==> flow/design.v <==
module TMDS_Encoder (
    input  wire       PixelClk,
    output reg  [9:0] pDataOutRaw,    
    input  wire [7:0] pDataOut,       
    input  wire       pC0,
    input  wire       pC1,
    input  wire       pVde
);
localparam [9:0] kCtlTkn0 = 10'b1101010100;
localparam [9:0] kCtlTkn1 = 10'b0010101011;
localparam [9:0] kCtlTkn2 = 10'b0101010100;
localparam [9:0] kCtlTkn3 = 10'b1010101011;
function [3:0] sum_bits8;
    input [7:0] u;
    integer i;
    begin
        sum_bits8 = 4'd0;
        for (i = 0; i < 8; i = i + 1)
            sum_bits8 = sum_bits8 + {3'b000, u[i]};
    end
endfunction
reg  [7:0] pDataOut_1;
reg  [3:0] n1d_1;
reg        pC0_1, pC1_1, pVde_1;
reg  [8:0] q_m_2;
reg  [3:0] n1q_m_2, n0q_m_2;
reg        pC0_2, pC1_2, pVde_2;
reg  signed [4:0] cnt_t_3;
wire [8:0] q_m_xor_1, q_m_xnor_1, q_m_1;
wire [3:0] n1q_m_1;
always @(posedge PixelClk) begin
    pVde_1     <= pVde;
    n1d_1      <= sum_bits8(pDataOut);
    pDataOut_1 <= pDataOut;
    pC0_1      <= pC0;
    pC1_1      <= pC1;
end
assign q_m_xor_1[0]  = pDataOut_1[0];
assign q_m_xnor_1[0] = pDataOut_1[0];
genvar gi;
generate
    for (gi = 1; gi < 8; gi = gi + 1) begin : encode
        assign q_m_xor_1[gi]  = q_m_xor_1[gi-1] ^ pDataOut_1[gi];
        assign q_m_xnor_1[gi] = ~(q_m_xnor_1[gi-1] ^ pDataOut_1[gi]);
    end
endgenerate
assign q_m_xor_1[8]  = 1'b1;
assign q_m_xnor_1[8] = 1'b0;
assign q_m_1 = (n1d_1 > 4'd4 || (n1d_1 == 4'd4 && pDataOut_1[0] == 1'b0)) ?
               q_m_xnor_1 : q_m_xor_1;
assign n1q_m_1 = sum_bits8(q_m_1[7:0]);
always @(posedge PixelClk) begin
    n1q_m_2 <= n1q_m_1;
    n0q_m_2 <= 4'd8 - n1q_m_1;
    q_m_2   <= q_m_1;
    pC0_2   <= pC0_1;
    pC1_2   <= pC1_1;
    pVde_2  <= pVde_1;
end
wire cond_balanced_2     = (cnt_t_3 == 5'sd0) || (n1q_m_2 == 4'd4);
wire cond_not_balanced_2 = (cnt_t_3 > 5'sd0 && n1q_m_2 > 4'd4) ||
                           (cnt_t_3 < 5'sd0 && n1q_m_2 < 4'd4);
wire [9:0] control_token_2 = (!pC1_2 && !pC0_2) ? kCtlTkn0 :
                             (!pC1_2 &&  pC0_2) ? kCtlTkn1 :
                             ( pC1_2 && !pC0_2) ? kCtlTkn2 :
                                                  kCtlTkn3;
wire [9:0] q_out_2 =
    !pVde_2                            ? control_token_2 :
    (cond_balanced_2 && !q_m_2[8])     ? {~q_m_2[8], q_m_2[8], ~q_m_2[7:0]} :
    (cond_balanced_2 &&  q_m_2[8])     ? {~q_m_2[8], q_m_2[8],  q_m_2[7:0]} :
    cond_not_balanced_2                ? {1'b1,      q_m_2[8], ~q_m_2[7:0]} :
                                         {1'b0,      q_m_2[8],  q_m_2[7:0]};
wire signed [4:0] dc_bias_2 = $signed({1'b0, n0q_m_2}) - $signed({1'b0, n1q_m_2});
wire signed [4:0] cnt_t_2 =
    !pVde_2                        ? 5'sd0 :
    (cond_balanced_2 && !q_m_2[8]) ? cnt_t_3 + dc_bias_2 :
    (cond_balanced_2 &&  q_m_2[8]) ? cnt_t_3 - dc_bias_2 :
    cond_not_balanced_2            ? cnt_t_3 + $signed({3'b000,  q_m_2[8], 1'b0}) + dc_bias_2 :
                                     cnt_t_3 - $signed({3'b000, ~q_m_2[8], 1'b0}) - dc_bias_2;
always @(posedge PixelClk) begin
    cnt_t_3     <= cnt_t_2;
    pDataOutRaw <= q_out_2;    
end
endmodule
module rgb2dvi (
    input  wire        PixelClk,
    input  wire [23:0] vid_pData,
    input  wire        vid_pVDE,
    input  wire        vid_pHSync,
    input  wire        vid_pVSync,
    output wire [9:0]  pDataOutRaw0,    
    output wire [9:0]  pDataOutRaw1,    
    output wire [9:0]  pDataOutRaw2     
);
TMDS_Encoder DataEncoder0 (
    .PixelClk(PixelClk), .pDataOutRaw(pDataOutRaw0),
    .pDataOut(vid_pData[15:8]), .pC0(vid_pHSync), .pC1(vid_pVSync), .pVde(vid_pVDE));
TMDS_Encoder DataEncoder1 (
    .PixelClk(PixelClk), .pDataOutRaw(pDataOutRaw1),
    .pDataOut(vid_pData[7:0]), .pC0(1'b0), .pC1(1'b0), .pVde(vid_pVDE));
TMDS_Encoder DataEncoder2 (
    .PixelClk(PixelClk), .pDataOutRaw(pDataOutRaw2),
    .pDataOut(vid_pData[23:16]), .pC0(1'b0), .pC1(1'b0), .pVde(vid_pVDE));
endmodule
make LEC_CHECK=0 CAP_MARGIN=40 CELL_PAD_IN_SITES_GLOBAL_PLACEMENT=0 CORE_ASPECT_RATIO=1.25 CORE_MARGIN=2 CORE_UTILIZATION=72 CTS_CLUSTER_DIAMETER=287 GPL_ROUTABILITY_DRIVEN=1 PLACE_DENSITY=0.65 SETUP_SLACK_MARGIN=0.01 SLEW_MARGIN=35 finish   # period 3.42 ns
run.sh (not shown) runs the stock make flow with config.mk's settings and CLKGATE_MAP_FILE=.
The baseline completed, yet does not pass: setup timing.
==> next run, changes <==
- CAP_MARGIN: 40 -> 20
- CELL_PAD_IN_SITES_GLOBAL_PLACEMENT: 0 -> not set
- CORE_ASPECT_RATIO: 1.25 -> not set
- CORE_UTILIZATION: 72 -> 40
- CTS_CLUSTER_DIAMETER: 287 -> not set
- GPL_ROUTABILITY_DRIVEN: 1 -> not set
- PLACE_DENSITY: 0.65 -> not set
- SETUP_SLACK_MARGIN: 0.01 -> not set
- SLEW_MARGIN: 35 -> 20
- clock period: 3.42 -> 3.8 ns (I/O delays scaled with it)
Result: This time the run produced a clean layout; via count went down by 23%; utilization fell by 43 points; setup slack gets better by 0.64 ns; die area climbs by 76%; synthesized cell count is unchanged; critical path depth goes down by 1.
==> next run, changes <==
- CORE_UTILIZATION: 40 -> 68
- SETUP_SLACK_MARGIN: not set -> -0.19
- clock period: 3.8 -> 3.18 ns (I/O delays scaled with it)
Outcome: This time the run finished with setup timing left; die size goes down by 40%; wire length goes up by 20%; final area goes up by 1.1%; via count goes up by 9.5%; utilization goes up by 37 points; final cell count goes down by 6.8%; setup slack loses 0.64 ns.
==> next run, changes <==
- CORE_UTILIZATION: 68 -> 65
- CTS_CLUSTER_DIAMETER: not set -> 145
- SETUP_SLACK_MARGIN: -0.19 -> not set
=> The changed run finished with setup timing left; global-route usage decreases by 2.1 points; utilization decreases by 2.9 points; via count decreases by 3.5%; clock-buffer cell count increases by 4; design area increases by 1.5%; clock skew decreases by 0.0031 ns.
